// clk_ctrl
module clk_ctrl
(
	input				wire				clk_i					,
	input				wire				rstn_i				,	
	input				wire	[15:0]	freq						,
	output			reg				dds1_o					,
	output			reg				dds_o						
);
Size in the first run: ~7800 cells after synthesis, roughly 66 flip-flops, ~20 I/O pins, about 51000 sq um of cells after synthesis.
clock: 67.6 ns
lec_check: 0
abc_area: 1
cap_margin: 20
cell_pad_in_sites_detail_placement: 0
core_aspect_ratio: 0.93
core_margin: 2
core_utilization: 72
cts_cluster_diameter: 341
cts_cluster_size: 95
gpl_routability_driven: 1
hold_slack_margin: 0.29
max_routing_layer: met4
place_density: 0.36
setup_slack_margin: 5.0
slew_margin: 20
tns_end_percent: 55
run.sh (not shown) runs the stock make flow with config.mk's settings and CLKGATE_MAP_FILE=.
The baseline finished with timing, DRC and antenna clean.
Next try:
- CELL_PAD_IN_SITES_DETAIL_PLACEMENT: 0 -> not set
- CORE_ASPECT_RATIO: 0.93 -> not set
- CTS_CLUSTER_DIAMETER: 341 -> 377
- CTS_CLUSTER_SIZE: 95 -> 90
- GPL_ROUTABILITY_DRIVEN: 1 -> not set
- MAX_ROUTING_LAYER: met4 -> not set
- PLACE_DENSITY: 0.36 -> not set
- SETUP_SLACK_MARGIN: 5.0 -> not set
- TNS_END_PERCENT: 55 -> not set
- clock period: 67.6 -> 48.6 ns (I/O delays scaled with it)
With this change the flow aborted during global routing (5_1_grt); synthesized area does not change; die area hardly moves; synthesized cell count stays the same.
Next try:
- ABC_AREA: 1 -> not set
- CORE_UTILIZATION: 72 -> 68
- CTS_CLUSTER_DIAMETER: 377 -> not set
- CTS_CLUSTER_SIZE: 90 -> not set
- HOLD_SLACK_MARGIN: 0.29 -> not set
- clock period: 48.6 -> 57.4 ns (I/O delays scaled with it)
The changed run completed, yet does not pass: negative setup slack.
Die size increases by 15%.
Synthesized area increases by 8.5%.
Synthesized cell count decreases by 9.5%.

== job 3231 ==
Starting RTL as in the previous note.
// clk_ctrl
module clk_ctrl
(
	input				wire				clk_i					,
	input				wire				rstn_i				,	
	input				wire	[15:0]	freq						,
	output			reg				dds1_o					,
	output			reg				dds_o						
);
Settings: LEC_CHECK=0, CAP_MARGIN=20, CORE_MARGIN=9, CORE_UTILIZATION=40, CTS_CLUSTER_DIAMETER=327, CTS_CLUSTER_SIZE=96, PLACE_DENSITY_LB_ADDON=0.06, SLEW_MARGIN=0, TNS_END_PERCENT=25; clock period 70.0 ns.
Edits applied to the flow inputs when going from job 3231 to job 3485:
Settings: CTS_CLUSTER_SIZE no longer set, was 96; SLEW_MARGIN now 20, was 0; CTS_CLUSTER_DIAMETER no longer set, was 327; CORE_MARGIN now 2, was 9; PLACE_DENSITY_LB_ADDON no longer set, was 0.06; TNS_END_PERCENT no longer set, was 25; CORE_UTILIZATION now 9, was 40; the clock period (ns, I/O delays scaled along) now 72.1, was 70.0.
Results
Summary — number of optimization iterations in the first detailed-route pass, job 3485 relative to job 3231: higher, by 1.
Of job 3485 and job 3231, it is job 3485 that has the lower number of non-clock buffers in the layout.
In job 3485 the detailed-routing wirelength on met1 turned out about 10% lower than in job 3231.
Taking job 3231 as the reference point, the number of cells on the critical path of job 3485 rises by 1.
Sequential share of layout area delta for job 3485 relative to job 3231: 0.28 points lower
met3 demand-to-capacity share in global routing was higher in the run labelled job 3231.
Job 3485 reports its beginning of the critical path as freq[5] while job 3231 reports freq[4].
#### Input delta (job 8589 over job 3485)
Settings: CORE_UTILIZATION: 9 -> 71; the clock period (ns, I/O delays scaled along): 72.1 -> 84.3.
[summary]
Job 8589: flow completed, timing, DRC and antenna clean. Compared with job 3485, job 8589 shows a lower critical path depth. Job 8589 vs. job 3485: utilization of the core after routing increased by 61 points relative to the old numbers, clock-cell share of area did not really move. Compared to job 3485, the router laid down less metal wire for job 8589. Job 8589 — area added between synthesis and finish 22 points lower, job 3485 as reference. Summary of job 8589 over job 3485: total non-filler cell area in the finished layout lost about 18%; worst slew slack as a fraction of its limit shows a reduction of 0.24 points; cell count now smaller; via count barely changed. Buffer count excluding the clock tree in the final layout (job 8589 vs. job 3485) decreases by more than half. Uppermost metal layer occupied by signal nets: met4 -> job 8589, met5 -> job 3485.

The RTL this note starts from:
==> flow/design.v <==
module clk_ctrl
(
	input				wire				clk_i					,
	input				wire				rstn_i				,	
	input				wire	[15:0]	freq						,
	output			reg				dds1_o					,
	output			reg				dds_o						
);
reg	[31:0]	cnt;
wire	[63:0]	add;
assign add =freq*32'd4294967295/16'd30000;
always@(posedge clk_i or negedge rstn_i)
	if(rstn_i ==1'b0)
		cnt <=32'd0;
	else
		cnt <=cnt +add; 
always@(posedge clk_i or negedge rstn_i)
	if(rstn_i ==1'b0)
		dds_o <=1'b0;
	else if(cnt >=32'd2147483648)
		dds_o <=1'b1;
	else
		dds_o <=1'b0;		
reg	[31:0]	cnt1;
wire	[63:0]	add1;
assign add1 =(freq/8'd36)*32'd4294967295/16'd3000;
always@(posedge clk_i or negedge rstn_i)
	if(rstn_i ==1'b0)
		cnt1 <=32'd0;
	else
		cnt1 <=cnt1 +add1; 
always@(posedge clk_i or negedge rstn_i)
	if(rstn_i ==1'b0)
		dds1_o <=1'b0;
	else if(cnt1 >=32'd2147483648)
		dds1_o <=1'b1;
	else
		dds1_o <=1'b0;		
endmodule
==> flow/config.mk <==
export PLATFORM = sky130hd
export DESIGN_NAME = clk_ctrl
export DESIGN_NICKNAME = clk_ctrl
export VERILOG_FILES = /design/flow/design.v
export SDC_FILE = /design/flow/constraint.sdc
export NUM_CORES = 4
export LEC_CHECK = 0
export ABC_AREA = 1
export CAP_MARGIN = 20
export CORE_ASPECT_RATIO = 1.22
export CORE_MARGIN = 2
export CORE_UTILIZATION = 71
export CTS_CLUSTER_DIAMETER = 352
export CTS_CLUSTER_SIZE = 100
export PLACE_DENSITY = 0.4
export SLEW_MARGIN = 20
==> flow/constraint.sdc <==
create_clock -name core_clock -period 38.1 [get_ports {clk_i}]
set_input_delay 7.6200 -clock core_clock [delete_from_list [all_inputs] [get_ports {clk_i}]]
set_output_delay 7.6200 -clock core_clock [all_outputs]
set_load 0.01 [all_outputs]
The starting point did not get past detailed placement, error DPL-0033.
Edit:
--- a/flow/config.mk
+++ b/flow/config.mk
@@ -9,8 +9,7 @@
 export CAP_MARGIN = 20
-export CORE_ASPECT_RATIO = 1.22
 export CORE_MARGIN = 2
-export CORE_UTILIZATION = 71
-export CTS_CLUSTER_DIAMETER = 352
-export CTS_CLUSTER_SIZE = 100
+export CORE_UTILIZATION = 72
+export CTS_CLUSTER_SIZE = 95
 export PLACE_DENSITY = 0.4
 export SLEW_MARGIN = 20
+export TNS_END_PERCENT = 15
==> flow/constraint.sdc (replaced) <==
create_clock -name core_clock -period 54.9 [get_ports {clk_i}]
set_input_delay 10.9800 -clock core_clock [delete_from_list [all_inputs] [get_ports {clk_i}]]
set_output_delay 10.9800 -clock core_clock [all_outputs]
set_load 0.01 [all_outputs]
With this change the flow finished but failed the layout checks on setup timing; synthesized cell count stays the same; die area went down by 1.4%; synthesized area is unchanged.
Edit:
--- a/flow/config.mk
+++ b/flow/config.mk
@@ -7,8 +7,6 @@
 export LEC_CHECK = 0
-export ABC_AREA = 1
 export CAP_MARGIN = 20
 export CORE_MARGIN = 2
-export CORE_UTILIZATION = 72
-export CTS_CLUSTER_SIZE = 95
-export PLACE_DENSITY = 0.4
+export CORE_UTILIZATION = 63
+export CTS_CLUSTER_SIZE = 98
 export SLEW_MARGIN = 20
==> flow/constraint.sdc (replaced) <==
create_clock -name core_clock -period 70.0 [get_ports {clk_i}]
set_input_delay 14.0000 -clock core_clock [delete_from_list [all_inputs] [get_ports {clk_i}]]
set_output_delay 14.0000 -clock core_clock [all_outputs]
set_load 0.01 [all_outputs]
After rerunning: This time the run finished with timing, DRC and antenna clean. Wire length went down slightly. Final cell count went down by roughly a tenth.

Starts from the design.v that is shown in full above.
==> flow/config.mk <==
export PLATFORM = sky130hd
export DESIGN_NAME = clk_ctrl
export DESIGN_NICKNAME = clk_ctrl
export VERILOG_FILES = /design/flow/design.v
export SDC_FILE = /design/flow/constraint.sdc
export NUM_CORES = 4
export LEC_CHECK = 0
export CAP_MARGIN = 40
export CORE_MARGIN = 2
export CORE_UTILIZATION = 72
export MAX_ROUTING_LAYER = met4
export SETUP_SLACK_MARGIN = -1.88
export SLEW_MARGIN = 20
==> flow/constraint.sdc <==
create_clock -name core_clock -period 64.9 [get_ports {clk_i}]
set_input_delay 12.9800 -clock core_clock [delete_from_list [all_inputs] [get_ports {clk_i}]]
set_output_delay 12.9800 -clock core_clock [all_outputs]
set_load 0.01 [all_outputs]
The starting point finished but fails on negative setup slack.
Then changed:
Settings changed: CAP_MARGIN 40 to 20, CORE_UTILIZATION 72 to 40, MAX_ROUTING_LAYER met4 to unset, SETUP_SLACK_MARGIN -1.88 to unset.
Clock period 64.9 ns to 68.6 ns, I/O delays scaled along.
With this change the flow passed the timing, DRC and antenna checks. Worst setup slack is better by 4.2 ns. Non-clock buffer count falls by 503. Global-route usage falls by 20 points. Final cell count rises by 3.8%. Cell area falls by 3.4%. First-iteration DRC count falls by 45%.
Then changed:
Settings changed: CORE_ASPECT_RATIO set to 0.53, CORE_UTILIZATION 40 to 71, MAX_ROUTING_LAYER set to met4.
Clock period 68.6 ns to 62.4 ns, I/O delays scaled along.
Outcome: With this change the flow never finished: it broke off in global routing (5_1_grt) (GRT-0232); synthesized cell count is unchanged; synthesized area stays the same; die size went down by 43%.
Then changed:
Settings changed: ABC_AREA set to 1, CORE_ASPECT_RATIO 0.53 to unset, CTS_CLUSTER_SIZE set to 43, MAX_ROUTING_LAYER met4 to unset, PLACE_DENSITY_LB_ADDON set to 0.14, SETUP_SLACK_MARGIN set to 4.9.
Clock period 62.4 ns to 17.2 ns, I/O delays scaled along.
This time the run failed in detailed placement (3_5_place_dp).
Die area goes down by about 8%.
Synthesized cell count rose by about 10%.
Area after synthesis decreases by 7.9%.
Then changed:
Settings changed: ABC_AREA 1 to unset, CORE_UTILIZATION 71 to 46, CTS_CLUSTER_SIZE 43 to unset, PLACE_DENSITY_LB_ADDON 0.14 to unset, SETUP_SLACK_MARGIN 4.9 to unset.
Clock period 17.2 ns to 68.6 ns, I/O delays scaled along.
This time the run passed the timing, DRC and antenna checks; synthesized cell count is lower by 9.5%; area after synthesis is higher by 8.5%; die size rose by 66%.

// clk_ctrl: RTL as listed in full above, without the edits since
make LEC_CHECK=0 ABC_AREA=1 CAP_MARGIN=20 CORE_MARGIN=2 CORE_UTILIZATION=72 CTS_CLUSTER_SIZE=90 SLEW_MARGIN=20 finish   # period 57.4 ns
The baseline completed and failed the layout checks on setup timing.
Edit:
--- a/flow/config.mk
+++ b/flow/config.mk
@@ -7,7 +7,6 @@
 export LEC_CHECK = 0
-export ABC_AREA = 1
 export CAP_MARGIN = 20
 export CORE_MARGIN = 2
-export CORE_UTILIZATION = 72
-export CTS_CLUSTER_SIZE = 90
+export CORE_UTILIZATION = 65
+export MAX_ROUTING_LAYER = met4
 export SLEW_MARGIN = 20
==> flow/constraint.sdc (replaced) <==
create_clock -name core_clock -period 70.0 [get_ports {clk_i}]
set_input_delay 14.0000 -clock core_clock [delete_from_list [all_inputs] [get_ports {clk_i}]]
set_output_delay 14.0000 -clock core_clock [all_outputs]
set_load 0.01 [all_outputs]
Effect: Now the flow completed without violations. Flip-flop count is unchanged. Synthesized cell count drops by 9.5%. Sequential share of layout area hardly moves. Final area drops by 0.50%.

run a:
RTL: the design.v shown in full above, as it stands there.
export LEC_CHECK = 0
export ABC_AREA = 1
export CAP_MARGIN = 35
export CELL_PAD_IN_SITES_GLOBAL_PLACEMENT = 2
export CORE_ASPECT_RATIO = 1.94
export CORE_MARGIN = 8
export CORE_UTILIZATION = 40
export CTS_CLUSTER_DIAMETER = 217
export CTS_CLUSTER_SIZE = 99
export GPL_ROUTABILITY_DRIVEN = 0
export GPL_TIMING_DRIVEN = 1
export PLACE_DENSITY_LB_ADDON = 0.24
export SLEW_MARGIN = 10
export TNS_END_PERCENT = 85
create_clock -name core_clock -period 109.0 [get_ports {clk_i}]
What run b does differently from run a at the input level:
- CTS_CLUSTER_DIAMETER now 396, was 217
- CTS_CLUSTER_SIZE now 62, was 99
- CELL_PAD_IN_SITES_GLOBAL_PLACEMENT no longer set, was 2
--- outcome ---
The flow did not stop early for run b: all stages ran, and the layout cleared the timing, DRC and antenna checks.
Between run a and run b, the difference in cell count is negligible.
Per the comparison of run b with run a, sequential share of layout area roughly the same; worst slack after detailed placement higher; pin count of the biggest net entering global routing higher; worst setup margin higher.
In terms of area of all placed cells without fillers, run b and run a differ only marginally.
Diff run a -> run b | global-route usage | decrease of 2.2 points

Setup of run 1:
Starts from the design.v that is shown in full above.
clock: 84.3 ns
lec_check: 0
abc_area: 1
cap_margin: 20
core_margin: 2
core_utilization: 72
slew_margin: 20
Edits applied to the flow inputs when going from run 1 to run 2:
--- a/flow/config.mk
+++ b/flow/config.mk
@@ -11,0 +12,2 @@
+export CTS_CLUSTER_DIAMETER = 370
+export CTS_CLUSTER_SIZE = 90
==> flow/constraint.sdc <==
create_clock -name core_clock -period 38.1 [get_ports {clk_i}]
set_input_delay 7.6200 -clock core_clock [delete_from_list [all_inputs] [get_ports {clk_i}]]
set_output_delay 7.6200 -clock core_clock [all_outputs]
set_load 0.01 [all_outputs]
--- outcome ---
- The log for run 2 ends in 3_5_place_dp with error DPL-0033, so the run never completed.
- Status: area of the mapped netlist parity (run 2, run 1)
- [compare] base=run 1 new=run 2: die size stayed essentially flat; instance tally after logic synthesis neither gained nor lost much; count of buffers from port buffering held steady; simple-gate area share of the yosys netlist about even.
- Run 2 against run 1: portion of netlist area occupied by mux cells stayed essentially flat, net count after synthesis stayed essentially flat, initial core utilization stayed essentially flat, die span in x stayed essentially flat, number of placement rows stayed essentially flat.
The following lists how run 3 was set up differently from run 2:
--- a/flow/config.mk
+++ b/flow/config.mk
@@ -12,2 +12,2 @@
-export CTS_CLUSTER_DIAMETER = 370
-export CTS_CLUSTER_SIZE = 90
+export CTS_CLUSTER_DIAMETER = 375
+export CTS_CLUSTER_SIZE = 97
@@ -14,0 +15 @@
+export TNS_END_PERCENT = 10
==> flow/constraint.sdc <==
create_clock -name core_clock -period 16.8 [get_ports {clk_i}]
set_input_delay 3.3600 -clock core_clock [delete_from_list [all_inputs] [get_ports {clk_i}]]
set_output_delay 3.3600 -clock core_clock [all_outputs]
set_load 0.01 [all_outputs]
==> results <==
- There was hardly any difference in die outline height between run 2 and run 3.
- Comparing run 2 against run 3, there is no change at all in count of flip-flops with a built-in enable after synthesis.
- As far as row count goes, run 2 and run 3 are indistinguishable; the numbers are identical.
- Chip area estimate from yosys synthesis came out exactly the same in run 3 and run 2.
- Reported for run 3 and run 2, sequential element share of the synthesized area turned out identical to the last digit.
- As the logs show, run 3 stopped at 3_5_place_dp after a tool error, so it never reached the end of the flow.
- Run status, run 2: aborted in 3_5_place_dp, error DPL-0033
- Run 3 -> run 2: xor/xnor share of the synthesized area delta 0, exact match
- Run 2 -> run 3: fraction of synthesized area in multiplexers delta 0, exact match
- Synthesized cell count: run 2 vs run 3 identical
- From run 2 to run 3 the numbers moved as follows: placeable core region held; weighted congestion reported at the end of routability-driven placement shows a reduction of 0.63%.
What run 4 does differently from run 3 at the input level:
--- a/flow/config.mk
+++ b/flow/config.mk
@@ -8 +7,0 @@
-export ABC_AREA = 1
@@ -11,3 +10 @@
-export CORE_UTILIZATION = 72
-export CTS_CLUSTER_DIAMETER = 375
-export CTS_CLUSTER_SIZE = 97
+export CORE_UTILIZATION = 40
@@ -15 +11,0 @@
-export TNS_END_PERCENT = 10
==> flow/constraint.sdc <==
create_clock -name core_clock -period 70.0 [get_ports {clk_i}]
set_input_delay 14.0000 -clock core_clock [delete_from_list [all_inputs] [get_ports {clk_i}]]
set_output_delay 14.0000 -clock core_clock [all_outputs]
set_load 0.01 [all_outputs]
--- outcome ---
Run 4 did not stop at any stage, and its layout met the timing, DRC and antenna checks. Run 4 falls short of run 3 in area after synthesis. | net count after synthesis | run 4 vs run 3 | 742 lower |. Going from run 3 to run 4, core box area moved up, number of I/O pins barely changed.
